job 101:
Design MACRegister, start of the top module:
module MACRegister(
    input clk,
    input rst,
    input [1:0] opcode,
    input [15:0] a,
    input [15:0] b,
    output [31:0] dataOut
    );
    reg [31:0] register;
    assign dataOut = register;
    wire [31:0] product;
    wire [31:0] sum;
    ArrayMultiplier multiplier(a, b, product);
    Adder32 adder(register, product, sum);
    always @ (posedge clk) begin
        if (rst)
            register <= 32'd0;
        else case (opcode)
            2'd1:  
                register <= {a, b};
            2'd2:  
                register <= sum;
        endcase
    end
endmodule
Size: about 1200 cells after synthesis, about 32 flip-flops, ~68 I/O pins, roughly 0.0096 mm² of cells after synthesis.
make LEC_CHECK=0 ABC_AREA=1 CAP_MARGIN=20 CORE_MARGIN=2 CORE_UTILIZATION=72 CTS_CLUSTER_DIAMETER=373 CTS_CLUSTER_SIZE=94 SETUP_SLACK_MARGIN=-0.65 SLEW_MARGIN=20 TNS_END_PERCENT=10 finish   # period 6.67 ns
run.sh (not shown) runs the stock make flow with config.mk's settings and CLKGATE_MAP_FILE=.
The flow for job 101 finished, though final verification flagged negative setup slack.
For job 102, these inputs were changed with respect to job 101:
# job 101
export LEC_CHECK = 0
export ABC_AREA = 1
export CAP_MARGIN = 20
export CORE_MARGIN = 2
export CORE_UTILIZATION = 72
export CTS_CLUSTER_DIAMETER = 373
export CTS_CLUSTER_SIZE = 94
export SETUP_SLACK_MARGIN = -0.65
export SLEW_MARGIN = 20
export TNS_END_PERCENT = 10
create_clock -name core_clock -period 6.67 [get_ports {clk}]
# job 102
export LEC_CHECK = 0
export CAP_MARGIN = 20
export CORE_MARGIN = 2
export CORE_UTILIZATION = 40
export SETUP_SLACK_MARGIN = 1.0
export SLEW_MARGIN = 20
create_clock -name core_clock -period 17.7 [get_ports {clk}]
--- outcome ---
- Job 102: full flow OK, the timing, design-rule and antenna checks passed
- Job 102 has initial antenna violation count below what job 101 had.
- On job 102: final standard cell utilization of the core is 35 points lower than what job 101 gave.
- Compared with job 101, in job 102 met3 usage now smaller, final wirelength lost 12%, fill cell total of the finished layout now sits higher.

MACRegister again, from the RTL that the note above started with.
clock: 11.0 ns
lec_check: 0
abc_area: 1
cap_margin: 15
core_margin: 2
core_utilization: 72
cts_cluster_diameter: 229
cts_cluster_size: 98
place_density: 0.37
setup_slack_margin: -1.07
slew_margin: 20
The baseline completed and failed the layout checks on negative setup slack.
Next try:
--- a/flow/config.mk
+++ b/flow/config.mk
@@ -8,9 +8,9 @@
 export ABC_AREA = 1
 export CAP_MARGIN = 15
+export CORE_ASPECT_RATIO = 0.5
 export CORE_MARGIN = 2
 export CORE_UTILIZATION = 72
-export CTS_CLUSTER_DIAMETER = 229
+export CTS_CLUSTER_DIAMETER = 371
 export CTS_CLUSTER_SIZE = 98
-export PLACE_DENSITY = 0.37
-export SETUP_SLACK_MARGIN = -1.07
+export SETUP_SLACK_MARGIN = 1.0
 export SLEW_MARGIN = 20
=> The changed run completed, yet does not pass: negative setup slack; cell count falls by 0.44%; via count rises by 3.5%; area after synthesis does not change; worst hold slack improves by 24 ps; routed wire length rises by 15%; die area rises by 0.40%; non-clock buffer count falls by 1; global-route usage rises by 2.3 points; maximum frequency falls by 1.4%; register-to-register slack degrades by 220 ps.

== run 1 ==
Starting RTL as in the previous note.
## MACRegister
module MACRegister(
    input clk,
    input rst,
    input [1:0] opcode,
    input [15:0] a,
    input [15:0] b,
    output [31:0] dataOut
    );
clock: 5.45 ns
lec_check: 0
cap_margin: 20
core_margin: 2
core_utilization: 72
cts_cluster_size: 13
place_density_lb_addon: 0.06
setup_slack_margin: 1.6
slew_margin: 20
Complete run, failing final checks: run 1, reason negative setup slack.
Input changes introduced in run 2 (baseline for comparison: run 1):
Settings: SETUP_SLACK_MARGIN removed (was 1.6); PLACE_DENSITY_LB_ADDON removed (was 0.06); CORE_UTILIZATION changed from 72 to 70.
--- outcome ---
On synthesized-area fraction occupied by adder cells, run 1 and run 2 are basically level.
Going from run 1 to run 2, instance count after placement with tap cells included roughly the same; final-stage net count lower.
Slew of the pin with the lowest slew margin in run 2 vs run 1: down 0.016 ns
Run 1 -> run 2: met2 layer wire length in the routed design decreased by a few percent
Complete run, failing final checks: run 1, reason negative setup slack.
Run 2 had finished all stages when the layout checks came back failing, citing negative setup slack.
Inputs modified between run 2 and run 3:
Settings: putting PLACE_DENSITY_LB_ADDON at 0.06 where nothing was set; putting CTS_CLUSTER_DIAMETER at 379 where nothing was set; putting SETUP_SLACK_MARGIN at 1.6 where nothing was set.
The runs compared here, run 3 and run 2, all ended either early or with open violations. Via count of the routed design, run 3 and run 2: larger value in run 2. Between run 2 and run 3, number of logic stages on the critical path including buffering decreased. For run 2, the timing startpoint of the critical path was b[1], unlike run 3, where it was a[14]. The area taken by multi-input logic gates of run 3 and that of run 2 are within noise of each other. Comparing the two runs side by side, run 3 comes out ahead of run 2 on wire length.
### run 3 -> run 4
Settings: removing PLACE_DENSITY_LB_ADDON (formerly 0.06); removing CTS_CLUSTER_DIAMETER (formerly 379); removing CTS_CLUSTER_SIZE (formerly 13); changing SETUP_SLACK_MARGIN from 1.6 to 1.0; changing CORE_UTILIZATION from 70 to 69; changing the clock period (ns, I/O delays scaled along) from 5.45 to 11.4.
--- outcome ---
What the final checks of run 4 revealed, after a flow that finished every stage, was a layout that fails on negative setup slack.
Run 4 vs. run 3: combined global-route utilization of all metal layers fell 2.1 points, count of plain and timing-repair buffers in the layout -about 14%, source-to-sink clock delay at the later pin of the worst-skew pair held.
